--- design/flow/run.sh ---
#!/bin/bash
# the make line also repeats each setting of config.mk as NAME=value (left out here)
make -C /OpenROAD-flow-scripts/flow DESIGN_CONFIG=/design/flow/config.mk WORK_HOME=/design/flow/orfs CLKGATE_MAP_FILE= finish
--- design/flow/config.mk ---
export PLATFORM = sky130hd
export DESIGN_NAME = SimulatedDevice
export DESIGN_NICKNAME = SimulatedDevice
export VERILOG_FILES = /design/flow/design.v
export SDC_FILE = /design/flow/constraint.sdc
export NUM_CORES = 4
export LEC_CHECK = 0
export ABC_AREA = 0
export CAP_MARGIN = 25
export CORE_ASPECT_RATIO = 1.33
export CORE_MARGIN = 8
export CORE_UTILIZATION = 28
export CTS_CLUSTER_DIAMETER = 258
export MAX_ROUTING_LAYER = met5
export PLACE_DENSITY = 0.46
export SETUP_SLACK_MARGIN = -1.22
export SLEW_MARGIN = 5
export TNS_END_PERCENT = 25
--- design/flow/constraint.sdc ---
create_clock -name core_clock -period 16.7 [get_ports {sys_clk}]
set_input_delay 3.3400 -clock core_clock [delete_from_list [all_inputs] [get_ports {sys_clk}]]
set_output_delay 3.3400 -clock core_clock [all_outputs]
set_load 0.01 [all_outputs]
--- design/flow/design.v ---
`timescale 1ns / 1ps
module uart_tx(clk,clk_x,rst,data_in,send,trans_done,txd);
input clk;
input clk_x;
input rst;
input[7:0] data_in;
input send;
output reg trans_done;
output reg txd;
reg[7:0] data_in_buf;
reg act0,act1;
reg act_down;
parameter
    idle=5'b00000,
    start=5'b00001,
    b0=5'b00011,
    b1=5'b00010,
    b2=5'b00110,
    b3=5'b00111,
    b4=5'b00101,
    b5=5'b00100,
    b6=5'b01100,
    b7=5'b01101,
    check=5'b01111,
    stop=5'b01110;
reg[4:0] present_state;
always@(posedge clk)
begin
    if(rst)
    begin
        act0 <= 1'b0;
        act1 <= 1'b0;
        act_down <= 1'b0;
        present_state <= idle;
        txd <= 1;
        trans_done <= 1'b0;
        data_in_buf <= 8'd0;
    end
    else if (clk_x) begin
     act0<=send;
     act1<=act0;
     act_down<=act0&~act1;
     case(present_state)
        idle: begin
                txd<=1;
                data_in_buf<=data_in;
                if(act_down==1)
                begin
                    present_state <= start;
                end
                else
                    present_state <= idle;
             end
             start: begin
                txd <= 'd0;
                present_state <= b0;
             end
             b0: begin
                txd <= data_in_buf[0];
                present_state<=b1;
             end
             b1: begin
                txd<=data_in_buf[1];
                present_state<=b2;
             end
             b2: begin
                txd<=data_in_buf[2];
                present_state<=b3;
             end
             b3: begin
                txd<=data_in_buf[3];
                present_state<=b4;
             end
             b4: begin
                txd<=data_in_buf[4];
                present_state<=b5;
             end
             b5: begin
                txd<=data_in_buf[5];
                present_state<=b6;
             end
             b6: begin
                txd<=data_in_buf[6];
                present_state<=b7;
             end
             b7: begin
                txd<=data_in_buf[7];
                present_state<=check;
             end
             check: begin
                txd<=data_in_buf[7]^data_in_buf[6]^data_in_buf[5]^data_in_buf[4]^data_in_buf[3]^data_in_buf[2]^data_in_buf[1]^data_in_buf[0];
                present_state<=stop;
             end
             stop: begin
                txd<='d1;
                trans_done <= 1;
                present_state<=idle;
             end
             default: present_state<=present_state;
        endcase
    end
end
endmodule
`timescale 1ns / 1ps
module uart_rx(clk,clk_16x,rst,rxd,data_rec,data_ready,data_error);
input clk;
input clk_16x;
input rst;
input rxd;
output reg data_ready;
output reg data_error;
output[7:0] data_rec;
reg[7:0] data_out,data_out1;
wire rxd_buf = ^data_out;
reg[15:0] clk_16x_cnt;
reg rxd1,rxd2;
reg start_flag;
parameter width=8;
parameter idle=1,one=2,two=3,stop=4;
reg[width-1:0] present_state;
reg[width-1:0] next_state;
assign data_rec=data_out1;
always@ (posedge clk)
begin
    if(rst)
        present_state<=idle;
    else if (clk_16x)
        present_state<=next_state;
end
always @(*)
begin
    next_state=idle;
    if(clk_16x_cnt<='d8)
        next_state=idle;
    if(clk_16x_cnt>'d8 && clk_16x_cnt <= 'd136)
        next_state=one;
    if(clk_16x_cnt>'d136 && clk_16x_cnt <= 'd152)
        next_state=two;
    if(clk_16x_cnt>'d152 && clk_16x_cnt <= 'd168)
        next_state=stop;
    if(clk_16x_cnt > 'd168)
        next_state=idle;
end
always@(posedge clk)
begin
    if(rst)
    begin
        rxd1<=1'd1;
        rxd2<=1'd1;
        data_ready<='d0;
        data_error<=1'd0;
        clk_16x_cnt<='d0;
        start_flag<=0;
        data_out<=8'd0;
        data_out1<=8'd0;
    end
    else if (clk_16x) begin
        case(present_state)
        idle: begin
              rxd1<=rxd;
              rxd2<=rxd1;
              if((~rxd1)&&rxd2)
                    start_flag<='d1;
              else if(start_flag==1)
                clk_16x_cnt<=clk_16x_cnt+'d1;
            end
         one: begin
                clk_16x_cnt<=clk_16x_cnt + 'd1;
                if(clk_16x_cnt=='d24)data_out[0]<=rxd;
                else if(clk_16x_cnt=='d40)data_out[1]<=rxd;
                else if(clk_16x_cnt=='d56)data_out[2]<=rxd;
                else if(clk_16x_cnt=='d72)data_out[3]<=rxd;
                else if(clk_16x_cnt=='d88)data_out[4]<=rxd;
                else if(clk_16x_cnt=='d104)data_out[5]<=rxd;
                else if(clk_16x_cnt=='d120)data_out[6]<=rxd;
                else if(clk_16x_cnt=='d136)data_out[7]<=rxd;
            end
         two: begin
                if(clk_16x_cnt=='d152)
                begin
                    if(rxd_buf==rxd) data_error<=1'd0;
                    else data_error<=1'd1;
                end
                clk_16x_cnt <= clk_16x_cnt+'d1;
            end
         stop: begin
                if(clk_16x_cnt=='d168)
                begin
                    if(1'd1==rxd)
                    begin
                        data_error<=1'd0;
                        data_ready<='d1;
                    end
                    else begin
                        data_error<=1'd1;
                        data_ready<='d0;
                    end
                end
                data_out1<=data_out;
                if(clk_16x_cnt>168)
                begin
                    clk_16x_cnt <= 0;
                    start_flag <= 0;
                end
                else
                    clk_16x_cnt <= clk_16x_cnt + 'd1;
            end
         default: ;
         endcase
    end
end
endmodule
`timescale 1ns / 1ps
module uart_top(
    input clk,
    input rst,
    input[7:0] data_in,
    output[7:0] data_rec,
    input rxd,
    output txd
);
wire clk_ms,clk_20ms,clk_16x,clk_x;
wire data_ready;
wire data_error;
wire send_ready;
reg send;
always @(posedge clk)
    if (rst) send <= 1'b0;
    else if (clk_ms) send <= ~send;
divclk my_divclk(
    .clk(clk),
    .rst(rst),
    .clk_ms(clk_ms),
    .btnclk(clk_20ms),
    .clk_16x(clk_16x),
    .clk_x(clk_x)
);
uart_tx tx(
    .clk(clk),
    .clk_x(clk_x),
    .rst(rst),
    .data_in({1'b1,data_in[6:0]}),
    .send(send),
    .trans_done(send_ready),
    .txd(txd)
    );
uart_rx rx(
    .clk(clk),
    .clk_16x(clk_16x),
    .rst(rst),
    .rxd(rxd),
    .data_rec(data_rec),
    .data_ready(data_ready),
    .data_error(data_error)
);
endmodule
module divclk(clk,rst,clk_ms,btnclk,clk_16x,clk_x);
input clk;
input rst;
output clk_ms,btnclk,clk_16x,clk_x;
reg[31:0] cnt1;
reg[31:0] cnt2;
reg[31:0] cnt3;
reg[31:0] cntclk_cnt;
reg clk_ms_q;
reg btnclk_q;
reg clk_16x_q;
reg clk_x_q;
parameter MS_MAX = 32'd15;
parameter BTN_MAX = 32'd63;
parameter X16_MAX = 32'd0;
parameter X_MAX = 32'd15;
assign clk_ms = (cnt1==MS_MAX) && !clk_ms_q;
assign btnclk = (cntclk_cnt==BTN_MAX) && !btnclk_q;
assign clk_16x = (cnt2==X16_MAX) && !clk_16x_q;
assign clk_x = (cnt3==X_MAX) && !clk_x_q;
always@(posedge clk)
begin
    if (rst) begin
        clk_ms_q<=1'b0;
        cnt1<=0;
    end
    else if(cnt1==MS_MAX)
    begin
        clk_ms_q<=~clk_ms_q;
        cnt1<=0;
    end
    else
        cnt1<=cnt1+1'b1;
end
always@(posedge clk)
begin
    if (rst) begin
        btnclk_q<=1'b0;
        cntclk_cnt<=0;
    end
    else if(cntclk_cnt==BTN_MAX)
    begin
        btnclk_q<=~btnclk_q;
        cntclk_cnt<=0;
    end
    else
        cntclk_cnt<=cntclk_cnt+1'b1;
end
always@(posedge clk)
begin
    if (rst) begin
        clk_16x_q<=1'b0;
        cnt2<=0;
    end
    else if(cnt2==X16_MAX)
    begin
        clk_16x_q<=~clk_16x_q;
        cnt2<='d0;
    end
    else
        cnt2<=cnt2+1'b1;
end
always@(posedge clk)
begin
    if (rst) begin
        clk_x_q<=1'b0;
        cnt3<=0;
    end
    else if(cnt3==X_MAX)
    begin
        clk_x_q<=~clk_x_q;
        cnt3<= 0;
    end
    else
        cnt3<=cnt3+1'b1;
end
endmodule
`timescale 1ns / 1ps
module engine(input [1:0] global_state, input clk, rst, power_on, power_off, manual_power,
              output reg next_power, output reg power_light);
    parameter POFF=1'b0,PON=1'b1;
    reg [1:0] temp_state;
    wire clk_ms,clk_20ms,clk_16x,clk_x;
    divclk my_divclk(
        .clk(clk),
        .rst(rst),
        .clk_ms(clk_ms),
        .btnclk(clk_20ms),
        .clk_16x(clk_16x),
        .clk_x(clk_x)
    );
    reg power1;
    reg [9:0] cnt;
    always @(posedge clk) begin
        if (rst) begin
          temp_state <= 2'b00;
          cnt <= 10'b0;
          power1 <= 1'b0;
        end
        else if (clk_ms) begin
          if (power_on == 1'b1 && power1 == 1'b0) begin
            cnt <= cnt + 10'b1;
            if (cnt == 10'd1000) begin
                cnt <= 10'b0;
                power1 <= 1'b1;
            end
          end
          if (power1 == 1'b1 && power_off == 1'b1) begin
            cnt <= 10'b0;
            power1 <= 1'b0;
          end
          if (global_state == 2'b00 && power_on != 1'b1 && manual_power == POFF) begin
            cnt <= 10'b0;
            power1 <= 1'b0;
          end
          if (temp_state != global_state) begin
            temp_state <= global_state;
            cnt <= 10'b0;
            power1 <= 1'b0;
          end
        end
    end
    always @(*) begin
        next_power = power1;
        power_light = next_power;
    end
endmodule
`timescale 1ns / 1ps
module milecounter(input clk, input rst, input moving, input activate,
output reg [7:0] seg1, output reg [7:0] seg2, output reg [7:0] an);
    reg[18:0] divclk_cnt;
    reg divclk;
    reg[29:0] cntclk_cnt;
    reg cntclk;
    reg[3:0] disp_dat;
    reg[2:0] disp_bit;
    reg[23:0] count;
    reg[3:0] res1;
    reg[3:0] res2;
    reg[3:0] res3;
    reg[3:0] res4;
    reg[3:0] res5;
    reg[3:0] res6;
    reg[3:0] res7;
    reg[23:0] count_n;
    reg[3:0] r1, r2, r3, r4, r5, r6, r7;
    reg[3:0] disp_dat_n;
    reg[2:0] disp_bit_n;
    reg[7:0] an_n;
    reg[7:0] seg_n;
    integer i;
    parameter maxcnt = 19'd7;
    parameter maxcount = 24'd9999999;
    parameter maxclk = 30'd0;
    wire div_en = (divclk_cnt == maxcnt) && !divclk;
    wire cnt_en = (cntclk_cnt == maxclk) && !cntclk;
    always @(posedge clk) begin
        if (rst) begin
            divclk_cnt <= 0;
            divclk <= 1'b0;
            cntclk_cnt <= 0;
            cntclk <= 1'b0;
        end
        else begin
            if (divclk_cnt == maxcnt) begin
                divclk <= ~divclk;
                divclk_cnt <= 0;
            end
            else divclk_cnt <= divclk_cnt + 1'b1;
            if (cntclk_cnt == maxclk) begin
                cntclk <= ~cntclk;
                cntclk_cnt <= 0;
            end
            else cntclk_cnt <= cntclk_cnt + 1'b1;
        end
    end
    always @(*) begin
        disp_bit_n = (disp_bit >= 7) ? 1'b0 : disp_bit + 1'b1;
        case (disp_bit_n)
            3'b000: begin
                disp_dat_n = (activate==1'b0)? 4'hf:res1;
                an_n = 8'b00000001;
            end
            3'b001: begin
                disp_dat_n = (activate==1'b0)? 4'hf:res2;
                an_n = 8'b00000010;
            end
            3'b010: begin
                disp_dat_n = (activate==1'b0)? 4'hf:res3;
                an_n = 8'b00000100;
            end
            3'b011: begin
                disp_dat_n = (activate==1'b0)? 4'hf:res4;
                an_n = 8'b00001000;
            end
            3'b100: begin
                disp_dat_n = (activate==1'b0)? 4'hf:res5;
                an_n = 8'b00010000;
            end
            3'b101: begin
                disp_dat_n = (activate==1'b0)? 4'hf:res6;
                an_n = 8'b00100000;
            end
            3'b110: begin
                disp_dat_n = (activate==1'b0)? 4'hf:res7;
                an_n = 8'b01000000;
            end
            3'b111: begin
                disp_dat_n = 0;
                an_n = 8'b10000000;
            end
            default: begin
                disp_dat_n = 0;
                an_n = 8'b00000000;
            end
        endcase
        case (disp_dat_n)
            4'h0 : seg_n = 8'hfc;
            4'h1 : seg_n = 8'h60;
            4'h2 : seg_n = 8'hda;
            4'h3 : seg_n = 8'hf2;
            4'h4 : seg_n = 8'h66;
            4'h5 : seg_n = 8'hb6;
            4'h6 : seg_n = 8'hbe;
            4'h7 : seg_n = 8'he0;
            4'h8 : seg_n = 8'hfe;
            4'h9 : seg_n = 8'hf6;
            4'ha : seg_n = 8'hee;
            4'hb : seg_n = 8'h3e;
            4'hc : seg_n = 8'h9c;
            4'hd : seg_n = 8'h7a;
            4'he : seg_n = 8'h9e;
            default : seg_n = 8'h8e;
        endcase
    end
    always @(posedge clk) begin
        if (rst) begin
            disp_bit <= 3'd0;
            disp_dat <= 4'd0;
            an <= 8'b00000001;
            seg1 <= 8'd0;
            seg2 <= 8'd0;
        end
        else if (div_en) begin
            disp_bit <= disp_bit_n;
            disp_dat <= disp_dat_n;
            an <= an_n;
            if (an_n > 8'b00001000) seg1 <= seg_n;
            else seg2 <= seg_n;
        end
    end
    always @(*) begin
        if(activate==1'b0)
            count_n = 0;
        else
            count_n = (moving == 1'b1) ? ((count == maxcount) ? 24'd0 : count + 24'd1) : count;
        r1 = 0;
        r2 = 0;
        r3 = 0;
        r4 = 0;
        r5 = 0;
        r6 = 0;
        r7 = 0;
        for (i = 23; i >= 0; i = i - 1) begin
            if (r1 >= 4'd5) r1 = r1 + 4'd3;
            if (r2 >= 4'd5) r2 = r2 + 4'd3;
            if (r3 >= 4'd5) r3 = r3 + 4'd3;
            if (r4 >= 4'd5) r4 = r4 + 4'd3;
            if (r5 >= 4'd5) r5 = r5 + 4'd3;
            if (r6 >= 4'd5) r6 = r6 + 4'd3;
            if (r7 >= 4'd5) r7 = r7 + 4'd3;
            r7 = {r7[2:0], r6[3]};
            r6 = {r6[2:0], r5[3]};
            r5 = {r5[2:0], r4[3]};
            r4 = {r4[2:0], r3[3]};
            r3 = {r3[2:0], r2[3]};
            r2 = {r2[2:0], r1[3]};
            r1 = {r1[2:0], count_n[i]};
        end
    end
    always @(posedge clk) begin
        if (rst) begin
            count <= 24'd0;
            res1 <= 4'd0;
            res2 <= 4'd0;
            res3 <= 4'd0;
            res4 <= 4'd0;
            res5 <= 4'd0;
            res6 <= 4'd0;
            res7 <= 4'd0;
        end
        else if (cnt_en) begin
            count <= count_n;
            res1 <= r1;
            res2 <= r2;
            res3 <= r3;
            res4 <= r4;
            res5 <= r5;
            res6 <= r6;
            res7 <= r7;
        end
    end
endmodule
`timescale 1ns / 1ps
module manual(input clk, input rst, input power, input[1:0] global_state, input[1:0] state, 
input[3:0] moving_state, input clutch,brake,throttle,rgs,left,right,
output reg [1:0] next_state, output reg [3:0] next_moving_state, 
output reg manual_power, output reg turn_left_light, output reg turn_right_light,
output [7:0] seg1, output [7:0] seg2, output [7:0] an);
    parameter POFF=1'b0,PON=1'b1;
    parameter NSTART=2'b00,START=2'b01,MOVING=2'b10;
    parameter NON_MOVING=4'b0000,MOVE_FORWARD=4'b0001,MOVE_BACK=4'b0010,
    TURN_RIGHT=4'b1000,TURN_LEFT=4'b0100;
    reg activate;
    reg moving;
    milecounter mc(.clk(clk), .rst(rst), .moving(moving), .activate(activate),
    .seg1(seg1), .seg2(seg2), .an(an));
    always @(*) begin
      if (power == 1'b1 && global_state == 2'b00) activate = 1'b1;
      else activate = 1'b0;
    end
    always @(*) begin
      if (moving_state == MOVE_FORWARD || moving_state == MOVE_BACK) moving = 1'b1;
      else moving = 1'b0;
    end
    always @(*) begin
    turn_left_light = 1'b0;
    turn_right_light = 1'b0;
    next_state = NSTART;
    next_moving_state = NON_MOVING;
    manual_power = power;
    if (power == PON && global_state == 2'b00) begin
      case(state)
      NSTART:begin
        turn_left_light = 1'b1;
        turn_right_light = 1'b1;
      if (brake) begin 
        next_state = NSTART;
        manual_power = PON; 
      end
      else if(throttle&&~clutch) begin 
        next_state = NSTART;
        manual_power = POFF; 
      end
      else if(throttle&&clutch&&~brake&&~rgs) begin 
        next_state = START;
        manual_power = PON; 
      end
      else begin 
        next_state = state;
        manual_power = power; 
      end
      next_moving_state = NON_MOVING;
      end
      START:begin
      turn_left_light = 1'b0;
      turn_right_light = 1'b0;
      manual_power = PON;
      if (brake) begin 
        next_state = NSTART;
        next_moving_state = NON_MOVING; 
      end
      else if (~clutch&&throttle) begin 
        next_state = MOVING;
        if (rgs) next_moving_state = MOVE_BACK;
        else next_moving_state = MOVE_FORWARD; 
      end
      else if (~throttle) begin
        next_state = state;
        next_moving_state = NON_MOVING;
        manual_power = power;
      end
      else begin 
        next_state = state;
        next_moving_state = moving_state;
        manual_power = power; 
      end
      if (next_state != NSTART && next_moving_state != NON_MOVING && next_moving_state != MOVE_BACK) begin
        if(~left&&~right) begin 
          if (next_state == MOVING) next_moving_state = MOVE_FORWARD;
          turn_left_light = 1'b0;
          turn_right_light = 1'b0;
        end 
        else if (~left&&right) begin
          if (next_state == MOVING) next_moving_state = TURN_RIGHT;
          turn_left_light = 1'b0;
          turn_right_light = 1'b1;
        end
        else if (left&&~right) begin
          if (next_state == MOVING) next_moving_state = TURN_LEFT;
          turn_right_light = 1'b0;
          turn_left_light = 1'b1;
        end
        else begin
          if (next_state == MOVING) next_moving_state = MOVE_FORWARD;
          turn_left_light = 1'b1;
          turn_right_light = 1'b1;
        end
      end
      end
      MOVING:begin
      if (rgs&&~clutch) begin
        manual_power = POFF;
        next_state = NSTART;
        next_moving_state = NON_MOVING;
      end
      else if (brake) begin
        manual_power = PON;
        next_state = NSTART;
        next_moving_state = NON_MOVING;
      end
      else if (~throttle) begin
        manual_power = PON;
        next_state = START;
        next_moving_state = NON_MOVING;
      end
      else if (rgs&&clutch) begin
        manual_power = PON;
        next_state = MOVING;
        next_moving_state = MOVE_BACK;
      end
      else if (~rgs) begin
        manual_power = PON;
        next_state = MOVING;
        next_moving_state = MOVE_FORWARD;
      end
      else begin
        manual_power = PON;
        next_state = state;
        next_moving_state = moving_state;
      end
      if (next_state != NSTART && next_moving_state != NON_MOVING && next_moving_state != MOVE_BACK) begin
        if(~left&&~right) begin 
          if (next_state == MOVING) next_moving_state = MOVE_FORWARD;
          turn_left_light = 1'b0;
          turn_right_light = 1'b0;
        end 
        else if (~left&&right) begin
          if (next_state == MOVING) next_moving_state = TURN_RIGHT;
          turn_left_light = 1'b0;
          turn_right_light = 1'b1;
        end
        else if (left&&~right) begin
          if (next_state == MOVING) next_moving_state = TURN_LEFT;
          turn_right_light = 1'b0;
          turn_left_light = 1'b1;
        end
        else begin
          if (next_state == MOVING) next_moving_state = MOVE_FORWARD;
          turn_left_light = 1'b1;
          turn_right_light = 1'b1;
        end
      end
      end
      endcase
    end
    else begin
      turn_left_light = 1'b0;
      turn_right_light = 1'b0; 
      next_state = NSTART;
      next_moving_state = NON_MOVING;
    end
    end
endmodule
`timescale 1ns / 1ps
module semiauto(input power, input [1:0] global_state, input [3:0] detector, 
input[1:0] state, input[3:0] moving_state, input rst, input sys_clk, 
input left, input right, input straight, input back, 
output reg [1:0] next_state, output reg [3:0] next_moving_state);
  parameter s1=2'b01, s2=2'b00, s3=2'b10, s4=2'b11;
  parameter MOVE_FORWARD=4'b0001, STOP=4'b0000, TURN_LEFT=4'b0100, TURN_RIGHT=4'b1000;
  reg crossroad;
  reg around;
  reg [15:0] turn_cnt;
  reg [10:0] cool_cnt;
  reg [3:0] traffic;
  wire clk_ms,clk_20ms,clk_16x,clk_x;
  divclk myclk(sys_clk,rst,clk_ms,clk_20ms,clk_16x,clk_x);
  always @(posedge sys_clk) begin
    if (rst == 1'b1) begin
      turn_cnt <= 11'b0;
    end
    else if (clk_20ms) begin
      if (state == s3) turn_cnt <= turn_cnt + 11'b1;
      else turn_cnt <= 11'b0;
    end
  end
  always @(posedge sys_clk) begin
    if (rst == 1'b1) begin
      cool_cnt <= 11'b0;
    end
    else if (clk_20ms) begin
      if (state == s4) cool_cnt <= cool_cnt + 11'b1;
      else cool_cnt <= 11'b0;
    end
  end
  always @(posedge sys_clk) begin
    if (rst) crossroad <= 1'b1;
    else if (detector[0] || ~detector[1] || ~detector[2]) crossroad <= 1'b1;
    else crossroad <= 1'b0;
  end
  always @(*) begin
    if (straight) begin
      traffic = MOVE_FORWARD;
      around = 1'b0;
    end
    else if (back) begin
      traffic = TURN_LEFT;
      around = 1'b1;
    end
    else if (left && ~right) begin
      traffic = TURN_LEFT;
      around = 1'b0;
    end 
    else if (~left && right) begin
      traffic = TURN_RIGHT;
      around = 1'b0;
    end 
    else begin
      traffic = STOP;
      around = 1'b0;
    end 
  end
  always @(*) begin
    if (power == 1'b1 && global_state == 2'b10) begin
      case (state)
        s1:begin
          case (crossroad)
            1'b0: begin
              next_state = s1;
              next_moving_state = MOVE_FORWARD;
            end
            1'b1: begin
              next_state = s2;
              next_moving_state = STOP;
            end
            default: begin
              next_state = s1;
              next_moving_state = MOVE_FORWARD;
            end
          endcase
        end 
        s2:begin
          case (traffic)
            STOP: begin
              next_state = s2;
              next_moving_state = STOP;
            end 
            MOVE_FORWARD: begin
              next_state = s4;
              next_moving_state = MOVE_FORWARD;
            end
            TURN_LEFT: begin
              next_state = s3;
              next_moving_state = TURN_LEFT;
            end
            TURN_RIGHT: begin
              next_state = s3;
              next_moving_state = TURN_RIGHT;
            end
            default: begin
              next_state = s2;
              next_moving_state = STOP;
            end
          endcase
        end
        s3:begin
          case (around)
            1'b1: begin
              if (turn_cnt >= 16'd200) begin
                next_state = s4;
                next_moving_state = MOVE_FORWARD;
              end
              else begin
                next_state = s3;
                if (moving_state == TURN_LEFT) next_moving_state = TURN_LEFT;
                else next_moving_state = TURN_RIGHT;
              end
            end
            1'b0: begin
              if (turn_cnt >= 16'd100) begin
                next_state = s4;
                next_moving_state = MOVE_FORWARD;
              end
              else begin
                next_state = s3;
                if (moving_state == TURN_LEFT) next_moving_state = TURN_LEFT;
                else next_moving_state = TURN_RIGHT;
              end
            end
            default: begin
              next_state = s3;
              if (moving_state == TURN_LEFT) next_moving_state = TURN_LEFT;
              else next_moving_state = TURN_RIGHT;
            end
          endcase
        end
        s4:begin
          if (cool_cnt >= 11'd50) begin
            next_state = s1;
            next_moving_state = MOVE_FORWARD;
          end
          else begin
            next_state = s4;
            next_moving_state = MOVE_FORWARD;
          end
        end
      endcase
    end
    else begin
      next_state = s2;
      next_moving_state = STOP;
    end
  end
endmodule
`timescale 1ns / 1ps
module auto(input sys_clk, rst, power,
global_state, input[1:0] state, input[3:0] moving_state, input[3:0] detector,
output pl_beacon_sig, output de_beacon_sig,
output reg[1:0] next_state, output reg[3:0] next_moving_state);
    parameter MOVING=2'b01, WAITING=2'b00, TURNING=2'b10, COOLING=2'b11;
    parameter MOVE_FORWARD=4'b0001, STOP=4'b0000, TURN_LEFT=4'b0100, TURN_RIGHT=4'b1000;
    assign pl_beacon_sig = 1'b0;
    assign de_beacon_sig = 1'b0;
    reg crossroad;
    reg [3:0] nms;
    reg [10:0] turn_cnt;
    reg [10:0] cool_cnt;
    reg [10:0] wait_cnt;
    wire clk_ms,clk_20ms,clk_16x,clk_x;
    divclk myclk(sys_clk,rst,clk_ms,clk_20ms,clk_16x,clk_x);
    always @(*) begin
        if (power == 1'b1 && global_state == 2'b01) begin
            case (state)
                MOVING: begin
                  case (crossroad)
                    1'b0: begin
                      next_state = MOVING;
                      next_moving_state = MOVE_FORWARD;
                    end
                    1'b1: begin
                      next_state = WAITING;
                      next_moving_state = STOP;
                    end
                  endcase
                end
                WAITING: begin
                  if (wait_cnt >= 11'd100) begin
                    case (nms)
                        MOVE_FORWARD: begin
                            next_state = COOLING;
                            next_moving_state = MOVE_FORWARD;
                        end
                        TURN_LEFT: begin
                            next_state = TURNING;
                            next_moving_state = TURN_LEFT;
                        end
                        TURN_RIGHT: begin
                            next_state = TURNING;
                            next_moving_state = TURN_RIGHT;
                        end
                        default: begin
                            next_state = WAITING;
                            next_moving_state = STOP;
                        end
                    endcase
                  end
                  else begin
                    next_state = WAITING;
                    next_moving_state = STOP;
                  end       
                end 
                TURNING: begin
                    if (turn_cnt >= 11'd100) begin
                        next_state = COOLING;
                        next_moving_state = MOVE_FORWARD;
                    end
                    else begin
                        next_state = TURNING;
                        if (moving_state == TURN_LEFT) next_moving_state = TURN_LEFT;
                        else next_moving_state = TURN_RIGHT;
                    end
                end
                COOLING: begin
                    if (cool_cnt >= 11'd50) begin
                        next_state = MOVING;
                        next_moving_state = MOVE_FORWARD;
                    end
                    else begin
                        next_state = COOLING;
                        next_moving_state = MOVE_FORWARD;
                    end
                end
            endcase
        end
        else begin
          next_state = WAITING;
          next_moving_state = STOP;
        end
    end
    always @(posedge sys_clk) begin
         if (rst) nms <= STOP;
         else case (detector)  
            4'b0001: nms <= TURN_LEFT;
            4'b0010: nms <= TURN_LEFT;
            4'b0011: nms <= TURN_LEFT;
            4'b1010: nms <= TURN_LEFT;
            4'b1011: nms <= TURN_LEFT;
            4'b0000: nms <= TURN_RIGHT;
            4'b0100: nms <= TURN_RIGHT;
            4'b0101: nms <= TURN_RIGHT;
            4'b1000: nms <= TURN_RIGHT;
            4'b1001: nms <= TURN_RIGHT;
            4'b1100: nms <= TURN_RIGHT;
            4'b1101: nms <= TURN_RIGHT;
            4'b0110: nms <= MOVE_FORWARD;
            4'b0111: nms <= MOVE_FORWARD;
            4'b1110: nms <= MOVE_FORWARD;
            4'b1111: nms <= MOVE_FORWARD;
         endcase
    end
    always @(posedge sys_clk) begin
        if (rst) crossroad <= 1'b1;
        else if (detector[0] || ~detector[1] || ~detector[2]) crossroad <= 1'b1;
        else crossroad <= 1'b0;
    end
    always @(posedge sys_clk) begin
        if (rst == 1'b1) begin
            wait_cnt <= 11'b0;
        end
        else if (clk_20ms) begin
            if (state == WAITING) wait_cnt <= wait_cnt + 11'b1;
            else wait_cnt <= 11'b0;
        end
    end
    always @(posedge sys_clk) begin
        if (rst == 1'b1) begin
            turn_cnt <= 11'b0;
        end
        else if (clk_20ms) begin
            if (state == TURNING) turn_cnt <= turn_cnt + 11'b1;
            else turn_cnt <= 11'b0;
        end
    end
    always @(posedge sys_clk) begin
        if (rst == 1'b1) begin
            cool_cnt <= 11'b0;
        end
        else if (clk_20ms) begin
            if (state == COOLING) cool_cnt <= cool_cnt + 11'b1;
            else cool_cnt <= 11'b0;
        end
    end
endmodule
`timescale 1ns / 1ps
module SimulatedDevice(
    input[1:0] global_state,
    input sys_clk,
    input rx,
    output tx,
    input turn_left_signal,
    input turn_right_signal,
    input move_forward_signal,
    input move_backward_signal,
    input place_barrier_signal,
    input destroy_barrier_signal,
    input rst,
    input clutch,
    input throttle,
    input brake,
    input power_on,
    input power_off,
    output front_detector,
    output back_detector,
    output left_detector,
    output right_detector,
    output move_backward_light,
    output move_forward_light,
    output turn_left_light,
    output turn_right_light,
    output power_light,
    output reg [2:0] state_light,
    output reg [3:0] moving_light,
    output [7:0] seg1,
    output [7:0] seg2,
    output [7:0] an
    );
    wire power;
    reg [1:0] state;
    reg [3:0] moving_state;
    wire manual_power;
    wire [1:0] next_state1;
    wire [1:0] next_state2;
    wire [1:0] next_state3;
    wire [3:0] next_moving_state1;
    wire [3:0] next_moving_state2;
    wire [3:0] next_moving_state3;
    wire pl_beacon_sig, de_beacon_sig;
    wire next_power;
    engine en(.global_state(global_state), .clk(sys_clk), .rst(rst), .power_on(power_on), .power_off(power_off), 
    .manual_power(manual_power), .next_power(next_power), .power_light(power_light));
    manual ma(.clk(sys_clk), .rst(rst), .power(power), .global_state(global_state), .state(state), .moving_state(moving_state), .clutch(clutch), 
    .brake(brake), .throttle(throttle), .rgs(move_backward_signal), .left(turn_left_signal), 
    .right(turn_right_signal), .next_state(next_state1), .next_moving_state(next_moving_state1),
    .manual_power(manual_power), .turn_left_light(turn_left_light), .turn_right_light(turn_right_light),
    .seg1(seg1), .seg2(seg2), .an(an));
    semiauto sa(.power(power), .global_state(global_state),
    .detector({front_detector, left_detector, right_detector, back_detector}),
    .state(state), .moving_state(moving_state), .rst(rst), .sys_clk(sys_clk), 
    .left(turn_left_signal), .right(turn_right_signal), .straight(move_forward_signal), 
    .back(move_backward_signal), .next_state(next_state2), .next_moving_state(next_moving_state2));
    auto au(.sys_clk(sys_clk), .rst(rst), .power(power), .global_state(global_state), 
    .state(state), .moving_state(moving_state),
    .detector({front_detector, left_detector, right_detector, back_detector}),
    .pl_beacon_sig(pl_beacon_sig), .de_beacon_sig(de_beacon_sig), 
    .next_state(next_state3), .next_moving_state(next_moving_state3));
    assign power = next_power;
    assign move_backward_light = 1'b0;
    assign move_forward_light = 1'b0;
    always @(*) begin
      if (power == 1'b1) begin
        if (global_state == 2'b00) begin
            if (state == 2'b00) state_light = 3'b001;
            else if (state == 2'b01) state_light = 3'b010;
            else state_light = 3'b100;
        end
        else begin
          case (state)
            2'b00: state_light = 3'b001;
            2'b01: state_light = 3'b010;
            2'b10: state_light = 3'b100;
            2'b11: state_light = 3'b111; 
          endcase
        end
        moving_light = moving_state;
      end 
      else begin
        state_light = 3'b000;
        moving_light = moving_state;
      end
    end
    always @(posedge sys_clk) begin
        if (rst == 1'b1) begin
          state <= 2'b00;
          moving_state <= 4'b0000;
        end
        else begin
          case (global_state)
            2'b00:begin
                state <= next_state1;
                moving_state <= next_moving_state1;
            end
            2'b10:begin
                state <= next_state2;
                moving_state <= next_moving_state2;
            end
            2'b01:begin
                state <= next_state3;
                moving_state <= next_moving_state3;
            end
            default: ;
          endcase
        end
    end
    wire [7:0] in = {2'b10, 2'b00, moving_state};
    wire [7:0] rec;
    assign front_detector = rec[0];
    assign left_detector = rec[1];
    assign right_detector = rec[2];
    assign back_detector = rec[3];
    uart_top md(.clk(sys_clk), .rst(rst), .data_in(in), .data_rec(rec), .rxd(rx), .txd(tx));
endmodule
==> results of run 1 <==
[final cells by class]
type                    count  share of cell area
inverters                 154              0.0135
clock inverters            18             0.00431
clock buffers              69              0.0310
flip-flops and latches    465               0.202
multi-input cells        3727               0.549
repair buffers            925               0.155
well taps                1661              0.0451
[per-layer routing]
| layer | track usage | vias up | share of wire |
|---|---|---|---|
| li1 | - | 18109 | - |
| met1 | 0.171 | 16327 | 0.46 |
| met2 | 0.254 | 388 | 0.50 |
| met3 | 0.0146 | 109 | 0.026 |
| met4 | 0.0355 | 2 | 0.022 |
| met5 | 0 | - | 0.00013 |
[through the flow]
step                      instance area [um2]  hold slack [ns]  setup TNS, ns
after floorplan                         35400            0.413         -68.69
after global placement                  43300            0.427         -63.17
after detailed placement                43300            0.430         -67.08
after CTS                               45600            0.442         -24.88
after global routing                    46100            0.465         -41.23
final                                   46100            0.441         -19.17
[repair_timing]
| action | in CTS | in global routing |
|---|---|---|
| setup buffers | 58 | 18 |
| gates resized | 78 | 99 |
| gates cloned | 0 | 0 |
| pin swaps | 87 | 52 |
| setup endpoints to repair | 23 | 23 |
==> notes.md, run 1 <==
run metrics: clk sink count about 470, average footprint of a synthesized cell approximately 7.6 um2, number of synthesized register bits about 470, area enclosed by the die boundary roughly 0.14 mm2, Lkg Pwr 17.8 nW, Adders+Majority by Area 0.0364, total number of nets in the final design around 5400, Synth logic family simple AND/OR/NAND/NOR gates, clock group power approximately 1.1 mW, Max VDD drop roughly 0.000085 V, row count ~150, Hold Path Cell Cnt 1, unrepaired setup endpoints after global routing true, top cells by count nor2_1 (669), dfxtp_1 (465), nand2_1 (399), post-detailed-route DRC marker count 0, Worst R2R End ma.mc.res7[2], via count between 30000 and 40000, cell internal power dissipation 1.77 mW, Total GRT Usage 0.139, Max Clock Skew slightly below 0.03 ns, die outline width between 300 and 400 um, area reported by Yosys stat around 0.035 mm2, number of optimization iterations in the first detailed-route pass 5, DP Worst Slack -3.28 ns, ports placed on the boundary between 50 and 60, GPL Wtd Cong just over 0.8, register area share after synthesis 0.269, Setup-failing EPs final 23, pin count of the biggest net entering global routing 59, Post-Synth Simple-Gate Area 0.282, via count of the first global-routing pass roughly 34000, share of the core filled with cells in the final layout 0.374, setup slack on the worst flop-to-flop path approximately 0.7 ns, Period minus WS final 17.75 ns, combinational logic power between 0.06 and 0.07 mW, Unique masters post-synth 151, WS Path Type in2reg, number of maximum-capacitance violations 0, number of port buffers 50, CTS tree yes, clock group share of total power 0.484, Die Ht roughly 420 um, clk root buf clkbuf_16, Post-synth ARST share 0, initial drt markers 1717, antenna cells 0, wire length per cell roughly 14 um, Worst Path Required 17.20 ns, net switching power ~0.53 mW, total power consumption of the routed design between 2 and 2.5 mW, growth of design area from synthesis to finish 33.2%, floorplan core density 0.281, start point of the worst hold path en.my_divclk.cnt1[0], largest cells by area after synthesis dfxtp_1 (27%), nor2_1 (7.3%), xor2_1 (5.0%), nand2_1 (4.3%), a21oi_1 (3.9%), Final Routed Wirelength 97.4 mm, mux cell area share after synthesis 0.0381, placeable core region 0.123 mm2, reg-to-reg critical path startpoint ma.mc.res1[0], Complex Gates by Area 0.239, HPWL Detailed between 70 and 80 mm, data arrival time of the critical path between 15 and 20 ns, number of antenna violations at the first check in global routing 1, layout check fault list negative setup slack, non-filler instance count after layout between 7000 and 8000, Main synth FF type dfxtp_1, routed vias/inst between 4 and 5, top contributor to total power sequential cells, number of standard cells after synthesis ~4500, Crit path largest cell delay roughly 0.52 ns, CP max FO 5, CP most frequent cell ha_4, CTS Buffer Depth 3, worst path setup slack after routing -1.05 ns, logic depth of the worst path, buffers included 94, Crit. End Element flop, combinational gate area approximately 0.025 mm2, timing startpoint of the critical path global_state[1], Worst Hold Endpoint en.my_divclk.cnt1[0], maximum clock frequency 0.0563 GHz, nature of the critical path startpoint input port, sequential cell area between 0.009 and 0.01 mm2, residual overflow from global routing 0, # fillers 13099, cell taking the most area after synthesis dfxtp_1, combinational group share of total power 0.028, count of placed standard cells including taps approximately 7000, switching part of the total power 0.232, sequential share of power 0.488, capture point of the critical path ma.mc.res7[2], insertion delay of the later-clocked pin in the worst-skew pair around 0.62 ns, XOR/XNOR Area Share 0.0940, run status complete, but fails checks, ANT nets after route 0, period utilization 1.06, Max stage delay cell, worst path or4_4, worst min-delay path class reg2reg, power in sequential cells between 1 and 1.5 mW, top-area cell type share of the netlist area 0.269, pwr/cell area about 50 mW/mm2, number of warnings printed during yosys synthesis 11, Final Hold Violation Tally 0, buffers plus inverters on the worst setup path 17, cts bufs inserted a little under 50, relative slew slack 0.365, OpenROAD warnings between 60 and 70, H-Tree Depth 2, clock transition at the registers of the reported paths around 0.060 ns, hold buffer count at cts 0, transition time of the tightest slew-check pin between 0.9 and 1 ns, CP delay by family, top AND-OR/OR-AND gates, area of the mapped netlist between 0.03 and 0.04 mm2, cell count in the Yosys report about 4500, max-slew violation count 0, global-route wire length before repair between 150 and 200 mm, most common cell in the netlist nor2_1, depth of the most critical reg-to-reg path roughly 92, number of flops mapped to enable cells by yosys 0
==> run 2: changes to the inputs <==
Settings changed: ABC_AREA 0 to 1, CAP_MARGIN 25 to 20, CORE_ASPECT_RATIO 1.33 to default, CORE_MARGIN 8 to 2, CORE_UTILIZATION 28 to 65, CTS_CLUSTER_DIAMETER 258 to default, CTS_CLUSTER_SIZE from default to 86, MAX_ROUTING_LAYER met5 to default, PLACE_DENSITY 0.46 to default, SETUP_SLACK_MARGIN -1.22 to 3.85, SLEW_MARGIN 5 to 20, TNS_END_PERCENT 25 to default.
Clock period 16.7 ns to 13.3 ns, I/O delays scaled along.
==> notes.md, run 2 <==
run metrics: Die Ht between 200 and 250 um, via count between 30000 and 40000, Complex Gates by Area 0.113, Hold Path Cell Cnt 1, Unique masters post-synth 80, OpenROAD warnings around 63, top cells by count nand2_1 (929), inv_1 (787), dfxtp_1 (465), combinational logic power 0.112 mW, worst min-delay path class reg2reg, nature of the critical path startpoint input port, area enclosed by the die boundary 0.0517 mm2, layout check fault list negative setup slack, ANT nets after route 0, cts bufs inserted roughly 50, combinational group share of total power 0.038, Worst Path Required between 10 and 15 ns, placed instance area approximately 0.038 mm2, GPL Wtd Cong 0.910, max-slew violation count 0, clock group power ~1.4 mW, Setup-failing EPs final 27, capture point of the critical path ma.mc.res7[1], wire length per cell approximately 17 um, sequential cell area slightly above 0.009 mm2, pin count of the biggest net entering global routing approximately 62, relative slew slack 0.208, top contributor to total power sequential cells, CP most frequent cell nand2_4, number of flops mapped to enable cells by yosys 0, number of standard cells after synthesis between 4000 and 5000, post-detailed-route DRC marker count 0, logic depth of the worst path, buffers included roughly 120, HPWL Detailed approximately 54 mm, largest cells by area after synthesis dfxtp_1 (29%), nand2_1 (11%), inv_1 (9.1%), nand3_1 (6.0%), nor2_1 (5.1%), Crit path largest cell delay 0.27 ns, maximum clock frequency around 0.063 GHz, antenna cells 0, ports placed on the boundary roughly 57, net switching power 0.690 mW, CP delay by family, top simple AND/OR/NAND/NOR gates, Post-synth ARST share 0, CTS Buffer Depth 3, reg-to-reg critical path startpoint moving_state[0], depth of the most critical reg-to-reg path 118, DP Worst Slack -2.70 ns, cell taking the most area after synthesis dfxtp_1, Lkg Pwr approximately 21 nW, Worst R2R End ma.mc.res7[1], Final Routed Wirelength 105 mm, clk root buf clkbuf_16, data arrival time of the critical path between 15 and 20 ns, average footprint of a synthesized cell 6.62 um2, Max Clock Skew between 0.03 and 0.04 ns, Final Hold Violation Tally 0, setup slack on the worst flop-to-flop path -1.35 ns, number of warnings printed during yosys synthesis 11, total power consumption of the routed design 2.94 mW, number of maximum-capacitance violations 0, sequential share of power 0.484, Synth logic family simple AND/OR/NAND/NOR gates, number of optimization iterations in the first detailed-route pass 7, period utilization 1.20, row count 81, global-route wire length before repair between 100 and 150 mm, Post-Synth Simple-Gate Area 0.420, pwr/cell area between 60 and 70 mW/mm2, timing startpoint of the critical path global_state[1], die outline width around 230 um, cell count in the Yosys report between 4000 and 5000, mux cell area share after synthesis 0.000308, H-Tree Depth 2, CTS tree yes, # fillers 2732, insertion delay of the later-clocked pin in the worst-skew pair about 0.65 ns, CP max FO 4, number of synthesized register bits 465, placeable core region ~0.049 mm2, Max stage delay cell, worst path or2_1, number of port buffers about 50, post-route cell area between 0.04 and 0.05 mm2, routed vias/inst approximately 6, Total GRT Usage 0.327, Worst Hold Endpoint au.myclk.cntclk_cnt[0], power in sequential cells about 1.4 mW, Main synth FF type dfxtp_1, floorplan core density 0.660, Max VDD drop between 0.0001 and 0.00015 V, register area share after synthesis 0.287, Crit. End Element flop, start point of the worst hold path au.myclk.cntclk_cnt[0], cell internal power dissipation 2.25 mW, area reported by Yosys stat 0.0325 mm2, XOR/XNOR Area Share 0.0286, unrepaired setup endpoints after global routing true, growth of design area from synthesis to finish 31.7%, clk sink count 465, worst path setup slack after routing -2.63 ns, Adders+Majority by Area 0.0382, clock transition at the registers of the reported paths roughly 0.06 ns, top-area cell type share of the netlist area 0.287, via count of the first global-routing pass between 30000 and 40000, most common cell in the netlist nand2_1, WS Path Type in2reg, area of the mapped netlist roughly 0.032 mm2, switching part of the total power 0.235, total number of nets in the final design around 5700, initial drt markers about 3500, residual overflow from global routing 0, combinational gate area 0.0222 mm2, buffers plus inverters on the worst setup path 30, number of antenna violations at the first check in global routing 1, transition time of the tightest slew-check pin roughly 1.2 ns, clock group share of total power 0.478, Period minus WS final around 16 ns, run status complete, but fails checks
-- run 2: what timing repair did --
action	in CTS	in global routing
gates cloned	0	0
resized	337	203
setup endpoints to repair	27	27
hold buffers	0	0
buffers inserted	108	42
pin swaps	225	180
-- run 2: metal layers --
layer  GRT usage  vias to the layer above  part of all wire
li1            -                    17360                 -
met5           0                        -           0.00013
met1       0.390                    16846              0.37
met4       0.136                        2             0.071
met3      0.0414                      724             0.081
met2       0.592                     2062              0.48
-- run 2: final cells by class --
type | count | share of cell area
multi-input combinational | 3512 | 0.519
clock inverter | 16 | 0.00480
inverter | 864 | 0.0789
tap | 664 | 0.0194
timing repair buffer | 678 | 0.127
clock buffer | 69 | 0.0331
sequential | 465 | 0.218
-- run 2: stage by stage --
stage               hold slack (ns)  std cells   util  setup TNS (ns)
floorplan                     0.417       4909      -          -25.39
global placement              0.429       6033  0.766          -48.00
detailed placement            0.439       6033  0.766          -56.71
CTS                           0.453       6226  0.845          -24.35
global route                  0.471       6268  0.869          -72.10
finish                        0.451       6268  0.869          -56.06
==> run 3: changes to the inputs <==
Settings changed: CAP_MARGIN 20 to 5, CORE_UTILIZATION 65 to 72, CTS_CLUSTER_DIAMETER from default to 290, CTS_CLUSTER_SIZE 86 to 37, SETUP_SLACK_MARGIN 3.85 to -1.02.
==> notes.md, run 3 <==
run results: run status aborted with a tool error, Halt Stage global routing, HPWL Detailed roughly 56 mm, area enclosed by the die boundary 0.0468 mm2, top cells by count nand2_1 (929), inv_1 (787), dfxtp_1 (465), area of the mapped netlist 0.0325 mm2, top-area cell type share of the netlist area 0.287, Synth logic family simple AND/OR/NAND/NOR gates, H-Tree Depth 1, clk root buf clkbuf_16, Complex Gates by Area 0.113, Main synth FF type dfxtp_1, cell taking the most area after synthesis dfxtp_1, Unique masters post-synth ~80, average footprint of a synthesized cell ~6.6 um2, Post-synth ARST share 0, largest cells by area after synthesis dfxtp_1 (29%), nand2_1 (11%), inv_1 (9.1%), nand3_1 (6.0%), nor2_1 (5.1%), cell count in the Yosys report 4906, mux cell area share after synthesis 0.000308, row count slightly below 80, clk sink count 465, number of warnings printed during yosys synthesis 11, number of port buffers approximately 50, ports placed on the boundary 57, number of flops mapped to enable cells by yosys 0, DP Worst Slack -3.00 ns, Post-Synth Simple-Gate Area 0.420, placed instance area ~0.037 mm2, CTS Buffer Depth 3, count of placed standard cells including taps between 5000 and 6000, hold buffer count at cts 0, Adders+Majority by Area 0.0382, die outline width roughly 220 um, GPL Wtd Cong approximately 0.94, number of standard cells after synthesis slightly below 5000, XOR/XNOR Area Share 0.0286, placeable core region approximately 0.044 mm2, Die Ht between 200 and 250 um, register area share after synthesis 0.287, cts bufs inserted 16, area reported by Yosys stat between 0.03 and 0.04 mm2, floorplan core density 0.732, most common cell in the netlist nand2_1, number of synthesized register bits 465
## run 3: per-stage QoR
step           power [mW]   util
2_1_floorplan        1.52      -
3_3_place_gp         1.55  0.838
3_5_place_dp         1.55  0.838
4_1_cts              2.20  0.870
## run 3: timing repair
action,4_1_cts
gates resized,145
pin swaps,138
endpoints found under the hold margin,0
gates cloned,0
setup endpoints to repair,23
buffers inserted,61
==> run 4: changes to the inputs <==
Settings changed: ABC_AREA 1 to 0, CAP_MARGIN 5 to 20, CELL_PAD_IN_SITES_GLOBAL_PLACEMENT from default to 1, CORE_ASPECT_RATIO from default to 1.57, CORE_MARGIN 2 to 4, CORE_UTILIZATION 72 to 50, CTS_CLUSTER_DIAMETER 290 to default, CTS_CLUSTER_SIZE 37 to 24, GPL_ROUTABILITY_DRIVEN from default to 0, HOLD_SLACK_MARGIN from default to 0.11, PLACE_DENSITY_LB_ADDON from default to 0.29, SETUP_SLACK_MARGIN -1.02 to 3.0, TNS_END_PERCENT from default to 10.
Clock period 13.3 ns to 32.8 ns, I/O delays scaled along.
==> notes.md, run 4 <==
run metrics: run status timing/DRC/antenna clean, share of the core filled with cells in the final layout 0.543, CTS tree yes, Worst Hold Endpoint md.my_divclk.cnt1[0], Fin Hold WS roughly 0.44 ns, combinational logic power slightly below 0.03 mW, switching part of the total power 0.220, total number of nets in the final design ~4600, Post-synth ARST share 0, setup slack on the worst flop-to-flop path 10.79 ns, sequential share of power 0.518, mux cell area share after synthesis 0.0381, cell taking the most area after synthesis dfxtp_1, area enclosed by the die boundary between 0.07 and 0.08 mm2, wire length per cell approximately 15 um, max-slew violation count 0, clock transition at the registers of the reported paths 0.06 ns, unrepaired setup endpoints after global routing false, row count roughly 120, Post-Synth Simple-Gate Area 0.282, top cells by count nor2_1 (669), dfxtp_1 (465), nand2_1 (399), total power consumption of the routed design 1.10 mW, CP most frequent cell ha_1, via count between 30000 and 40000, Adders+Majority by Area 0.0364, combinational group share of total power 0.027, logic depth of the worst path, buffers included around 100, floorplan core density 0.506, power in sequential cells between 0.5 and 0.6 mW, number of warnings printed during yosys synthesis 11, average footprint of a synthesized cell between 7 and 8 um2, buffers plus inverters on the worst setup path 19, number of flops mapped to enable cells by yosys 0, H-Tree Depth 2, die outline width roughly 220 um, timing startpoint of the critical path global_state[0], depth of the most critical reg-to-reg path between 100 and 150, number of synthesized register bits about 470, cell count in the Yosys report about 4500, data arrival time of the critical path about 28 ns, number of antenna violations at the first check in global routing 0, XOR/XNOR Area Share 0.0940, CP delay by family, top AND-OR/OR-AND gates, worst min-delay path class reg2reg, cell internal power dissipation about 0.86 mW, Complex Gates by Area 0.239, number of standard cells after synthesis between 4000 and 5000, non-filler instance count after layout around 5400, CP max FO 20, pwr/cell area 29.7 mW/mm2, Unique masters post-synth 151, global-route wire length before repair 141 mm, Max stage delay cell, worst path clkdlybuf4s50_1, post-detailed-route DRC marker count 0, growth of design area from synthesis to finish 7.34%, Lkg Pwr 13.3 nW, cts bufs inserted around 43, ports placed on the boundary roughly 57, register area share after synthesis 0.269, relative slew slack 0.300, Worst Path Required roughly 33 ns, ANT nets after route 0, maximum clock frequency between 0.03 and 0.04 GHz, start point of the worst hold path md.my_divclk.cnt1[0], HPWL Detailed 61.1 mm, period utilization 0.845, via count of the first global-routing pass roughly 31000, Final Routed Wirelength slightly above 80 mm, Setup-failing EPs final 0, Worst R2R End ma.mc.res7[2], reg-to-reg critical path startpoint ma.mc.res1[0], initial drt markers between 1500 and 2000, insertion delay of the later-clocked pin in the worst-skew pair around 0.56 ns, Final Hold Violation Tally 0, count of placed standard cells including taps 5342, transition time of the tightest slew-check pin approximately 1.0 ns, number of port buffers around 50, top-area cell type share of the netlist area 0.269, WS Path Type in2reg, capture point of the critical path ma.mc.res7[2], Crit path largest cell delay roughly 0.54 ns, largest cells by area after synthesis dfxtp_1 (27%), nor2_1 (7.3%), xor2_1 (5.0%), nand2_1 (4.3%), a21oi_1 (3.9%), Max Clock Skew between 0.02 and 0.03 ns, hold buffer count at cts 0, Main synth FF type dfxtp_1, setup_tns 0 ns, Max VDD drop 0.0000412 V, clock group power 0.502 mW, Synth logic family simple AND/OR/NAND/NOR gates, Hold Path Cell Cnt 1, clk root buf clkbuf_16, area reported by Yosys stat 0.0346 mm2, pin count of the biggest net entering global routing ~60, Die Ht around 340 um, area of the mapped netlist between 0.03 and 0.04 mm2, routed vias/inst a little under 6, nature of the critical path startpoint input port, number of maximum-capacitance violations 0, CTS Buffer Depth 3, residual overflow from global routing 0, clock group share of total power 0.455, top contributor to total power sequential cells, Crit. End Element flop, net switching power between 0.2 and 0.25 mW, Period minus WS final about 28 ns, clk sink count roughly 470, OpenROAD warnings 58, Total GRT Usage 0.216, most common cell in the netlist nor2_1, placeable core region 0.0685 mm2, number of optimization iterations in the first detailed-route pass 5
## run 4: metrics by stage
stage / setup WS, ns / area, um2
finish: 5.09 / 37200
global placement: 3.90 / 35700
detailed placement: 3.62 / 35700
global route: 3.10 / 37200
floorplan: 7.33 / 34600
CTS: 4.08 / 37100
## run 4: layer usage
metal	vias to the layer above	GRT usage	share of wire
li1	16443	-	-
met1	15099	0.248	0.42
met2	419	0.422	0.53
met3	126	0.0159	0.023
met4	0	0.0681	0.027
met5	-	0	0
## run 4: repair_timing
item                       CTS  global route
setup endpoints to repair    0             9
setup buffers                0             0
gates resized                0             8
## run 4: final cells by class
class | count | area [um2]
Antenna cell | 1 | 2.50
Clock buffer | 60 | 1250
Clock inverter | 18 | 166
Fill cell | 6837 | 31300
Inverter | 154 | 584
Multi-Input combinational cell | 3727 | 24000
Sequential cell | 465 | 9310
Tap cell | 915 | 1140
Timing Repair Buffer | 81 | 734
==> run 5: changes to the inputs <==
Settings changed: ABC_AREA 0 to default, CELL_PAD_IN_SITES_GLOBAL_PLACEMENT 1 to default, CORE_MARGIN 4 to 2, CORE_UTILIZATION 50 to 41, CTS_CLUSTER_SIZE 24 to default, GPL_ROUTABILITY_DRIVEN 0 to default, HOLD_SLACK_MARGIN 0.11 to default, PLACE_DENSITY_LB_ADDON 0.29 to default, SETUP_SLACK_MARGIN 3.0 to default, TNS_END_PERCENT 10 to 65.
Clock period 32.8 ns to 25.0 ns, I/O delays scaled along.
==> notes.md, run 5 <==
run metrics: count of placed standard cells including taps between 5000 and 6000, capture point of the critical path ma.mc.res7[2], Max VDD drop between 0.00005 and 0.00006 V, CP max FO 11, Total GRT Usage 0.196, insertion delay of the later-clocked pin in the worst-skew pair around 0.60 ns, H-Tree Depth 2, XOR/XNOR Area Share 0.0940, OpenROAD warnings 58, grt met2 use 0.371, Post-synth ARST share 0, number of antenna violations at the first check in global routing 0, post-detailed-route DRC marker count 0, start point of the worst hold path md.my_divclk.cnt1[0], area enclosed by the die boundary 0.0868 mm2, cts bufs inserted ~47, sequential cell area 0.00931 mm2, pin count of the biggest net entering global routing about 70, Post-Synth Simple-Gate Area 0.282, Adders+Majority by Area 0.0364, residual overflow from global routing 0, Die Ht approximately 370 um, run status timing/DRC/antenna clean, routed vias/inst just under 6, number of flops mapped to enable cells by yosys 0, CP most frequent cell ha_1, ANT nets after route 0, switching part of the total power 0.225, net switching power around 0.35 mW, max-slew violation count 0, nature of the critical path startpoint input port, number of port buffers 50, clock transition at the registers of the reported paths 0.06 ns, number of optimization iterations in the first detailed-route pass 5, met3 track demand over resource 0.0171, most common cell in the netlist nor2_1, top contributor to total power clock, Complex Gates by Area 0.239, area of the mapped netlist about 0.035 mm2, clk root buf clkbuf_16, Final Hold Violation Tally 0, via count of the first global-routing pass 30658, # fillers roughly 8400, data arrival time of the critical path roughly 24 ns, Unique masters post-synth about 150, Worst R2R End ma.mc.res7[2], Period minus WS final approximately 23 ns, combinational logic power between 0.04 and 0.05 mW, depth of the most critical reg-to-reg path approximately 100, Final Routed Wirelength about 88 mm, sequential share of power 0.478, largest cells by area after synthesis dfxtp_1 (27%), nor2_1 (7.3%), xor2_1 (5.0%), nand2_1 (4.3%), a21oi_1 (3.9%), placeable core region about 0.084 mm2, power in sequential cells ~0.75 mW, row count roughly 130, floorplan core density 0.414, top-area cell type share of the netlist area 0.269, Worst Path Required about 26 ns, buffers plus inverters on the worst setup path 19, cell internal power dissipation around 1.2 mW, hold buffer count at cts 0, number of synthesized register bits 465, transition time of the tightest slew-check pin 0.955 ns, CTS Buffer Depth 3, Setup-failing EPs final 0, top cells by count nor2_1 (669), dfxtp_1 (465), nand2_1 (399), ports placed on the boundary ~57, Crit path largest cell delay 0.43 ns, global-route wire length before repair 147 mm, Fin Hold WS 0.441 ns, non-filler instance count after layout 5646, register area share after synthesis 0.269, met1 demand-to-capacity share in global routing 0.226, Worst Hold Endpoint md.my_divclk.cnt1[0], unrepaired setup endpoints after global routing false, Synth logic family simple AND/OR/NAND/NOR gates, share of the core filled with cells in the final layout 0.455, number of standard cells after synthesis 4538, area reported by Yosys stat roughly 0.035 mm2, Max stage delay cell, worst path clkdlybuf4s50_1, combinational group share of total power 0.026, Main synth FF type dfxtp_1, die outline width 236 um, logic depth of the worst path, buffers included approximately 100, setup_tns 0 ns, initial drt markers about 1700, pwr/cell area about 41 mW/mm2, period utilization 0.931, CP delay by family, top AND-OR/OR-AND gates, relative slew slack 0.360, clock group power just under 0.8 mW, growth of design area from synthesis to finish 10.1%, Lkg Pwr 13.8 nW, setup slack on the worst flop-to-flop path around 5.4 ns, peak-usage layer in the global routing report met2, antenna cells 0, mux cell area share after synthesis 0.0381, number of warnings printed during yosys synthesis 11, clock group share of total power 0.496, HPWL Detailed roughly 65 mm, WS Path Type in2reg, average footprint of a synthesized cell between 7 and 8 um2, combinational gate area ~0.024 mm2, cell count in the Yosys report ~4500, reg-to-reg critical path startpoint moving_state[3], Hold Path Cell Cnt 1, clk sink count between 400 and 500, via count 32539, maximum clock frequency 0.0430 GHz, Crit. End Element flop, cell taking the most area after synthesis dfxtp_1, GPL Wtd Cong 0.903, timing startpoint of the critical path global_state[0], CTS tree yes, worst min-delay path class reg2reg, total number of nets in the final design 4642, number of maximum-capacitance violations 0, Max Clock Skew approximately 0.015 ns, wire length per cell between 15 and 20 um
[run 5: metal layers]
metal,vias up,part of all wire
met5,-,0
met4,0,0.033
met3,152,0.027
met2,502,0.51
met1,15346,0.43
li1,16539,-
[run 5: timing repair]
item                                    4_1_cts  5_1_grt
endpoints found under the setup margin        0       18
setup buffers                                 0        2
endpoints found under the hold margin         0        0
resized                                       0       21
[run 5: layout make-up]
cell class / instances / share of cell area
Multi-Input combinational cell: 3727 / 0.630
Tap cell: 1080 / 0.0354
Timing Repair Buffer: 132 / 0.0292
Clock inverter: 27 / 0.0102
Sequential cell: 465 / 0.244
Inverter: 154 / 0.0153
Clock buffer: 61 / 0.0352
[run 5: metrics by stage]
stage	setup WS [ns]	cell area, um2	power (mW)
finish	1.73	38100	1.57
CTS	0.920	38000	1.59
detailed placement	0.357	36300	0.807
floorplan	1.09	34600	0.794
global route	0.0220	38100	1.62
global placement	0.628	36300	0.807
==> run 6: changes to the inputs <==
Settings changed: ABC_AREA from default to 1, CELL_PAD_IN_SITES_GLOBAL_PLACEMENT from default to 1, CORE_MARGIN 2 to 4, CORE_UTILIZATION 41 to 50, CTS_CLUSTER_SIZE from default to 30, HOLD_SLACK_MARGIN from default to 0.11, SETUP_SLACK_MARGIN from default to 3.0, TNS_END_PERCENT 65 to 10.
Clock period 25.0 ns to 22.6 ns, I/O delays scaled along.
==> notes.md, run 6 <==
run metrics: number of warnings printed during yosys synthesis 11, unrepaired setup endpoints after global routing false, data arrival time of the critical path around 19 ns, post-detailed-route DRC marker count 0, cts bufs inserted approximately 47, H-Tree Depth 2, routed vias/inst 5.17, OpenROAD warnings around 60, hold buffer count at cts 0, cell count in the Yosys report around 5000, global-route wire length before repair about 130 mm, combinational group share of total power 0.036, residual overflow from global routing 0, clock group power 0.791 mW, run status timing/DRC/antenna clean, depth of the most critical reg-to-reg path between 100 and 150, clock group share of total power 0.469, Final Routed Wirelength 74.4 mm, row count 116, Main synth FF type dfxtp_1, largest cells by area after synthesis dfxtp_1 (29%), nand2_1 (11%), inv_1 (9.1%), nand3_1 (6.0%), nor2_1 (5.1%), number of standard cells after synthesis a little under 5000, wire length per cell 12.7 um, Hold Path Cell Cnt 1, Worst Hold Endpoint md.my_divclk.cnt3[0], reg-to-reg critical path startpoint moving_state[1], Final Hold Violation Tally 0, sequential share of power 0.495, via count 30209, relative slew slack 0.323, floorplan core density 0.507, net switching power 0.382 mW, antenna cells 0, Period minus WS final ~18 ns, Max stage delay cell, worst path or2_2, via count of the first global-routing pass 28948, Lkg Pwr 17.7 nW, setup_tns 0 ns, # fillers about 6600, switching part of the total power 0.227, CP delay by family, top simple AND/OR/NAND/NOR gates, Max VDD drop roughly 0.000044 V, sequential cell area just over 0.009 mm2, transition time of the tightest slew-check pin around 1 ns, worst min-delay path class reg2reg, top contributor to total power sequential cells, Worst R2R End ma.mc.res7[1], cell internal power dissipation 1.31 mW, CTS tree yes, Fin Hold WS approximately 0.45 ns, clk sink count around 470, die outline width roughly 210 um, number of flops mapped to enable cells by yosys 0, register area share after synthesis 0.287, logic depth of the worst path, buffers included approximately 120, Unique masters post-synth roughly 80, top cells by count nand2_1 (929), inv_1 (787), dfxtp_1 (465), Adders+Majority by Area 0.0382, number of synthesized register bits 465, combinational gate area between 0.015 and 0.02 mm2, GPL Wtd Cong between 0.8 and 0.9, capture point of the critical path ma.mc.res7[1], timing startpoint of the critical path global_state[1], clk root buf clkbuf_16, Post-Synth Simple-Gate Area 0.420, maximum clock frequency about 0.055 GHz, clock transition at the registers of the reported paths about 0.06 ns, Total GRT Usage 0.210, period utilization 0.811, Complex Gates by Area 0.113, Die Ht 327 um, Max Clock Skew 0.0291 ns, WS Path Type in2reg, Synth logic family simple AND/OR/NAND/NOR gates, ANT nets after route 0, pin count of the biggest net entering global routing a little over 60, CTS Buffer Depth 3, HPWL Detailed roughly 58 mm, area enclosed by the die boundary roughly 0.07 mm2, mux cell area share after synthesis 0.000308, number of maximum-capacitance violations 0, number of optimization iterations in the first detailed-route pass 7, Worst Path Required 23.07 ns, number of antenna violations at the first check in global routing 0, pwr/cell area roughly 47 mW/mm2, Post-synth ARST share 0, ports placed on the boundary 57, combinational logic power just over 0.06 mW, total number of nets in the final design 5093, CP max FO 8, XOR/XNOR Area Share 0.0286, Crit path largest cell delay approximately 0.26 ns, buffers plus inverters on the worst setup path 24, growth of design area from synthesis to finish 10.2%, number of port buffers about 50, insertion delay of the later-clocked pin in the worst-skew pair ~0.58 ns, initial drt markers ~1300, nature of the critical path startpoint input port, max-slew violation count 0, area of the mapped netlist between 0.03 and 0.04 mm2, total power consumption of the routed design 1.69 mW, cell taking the most area after synthesis dfxtp_1, power in sequential cells roughly 0.84 mW, average footprint of a synthesized cell 6.62 um2, top-area cell type share of the netlist area 0.287, start point of the worst hold path md.my_divclk.cnt3[0], most common cell in the netlist nand2_1, Setup-failing EPs final 0, setup slack on the worst flop-to-flop path between 7 and 8 ns, area reported by Yosys stat around 0.032 mm2, Crit. End Element flop, placeable core region ~0.064 mm2
-- run 6: final cells by class --
type                            count  share of cell area
Clock buffer                       73              0.0410
Clock inverter                     13             0.00290
Inverter                          864              0.0920
Multi-Input combinational cell   3512               0.553
Sequential cell                   465               0.260
Tap cell                          826              0.0289
Timing Repair Buffer               88              0.0219
-- run 6: metrics by stage --
step	utilization	cell area [um2]	setup WS (ns)	cells
3_3_place_gp	0.527	33800	1.43	5733
6_report	0.559	35800	4.26	5841
4_1_cts	0.553	35400	3.01	5821
2_1_floorplan	-	32500	4.03	4909
3_5_place_dp	0.527	33800	1.29	5733
5_1_grt	0.559	35800	2.91	5841
-- run 6: metal layers --
layer / global-route usage / vias up / wire length [um]
met1: 0.222 / 13665 / 30100
met3: 0.0280 / 125 / 2300
met4: 0.0619 / 0 / 2060
met2: 0.424 / 274 / 39900
li1: - / 16145 / -
met5: 0 / - / 0
-- run 6: what timing repair did --
| action | in CTS | in global routing |
|---|---|---|
| gates resized | 21 | 52 |
| buffers inserted | 2 | 20 |
| pin swaps | 0 | 26 |
| endpoints found under the setup margin | 7 | 18 |
Power is estimated from default activity; no workload was simulated.
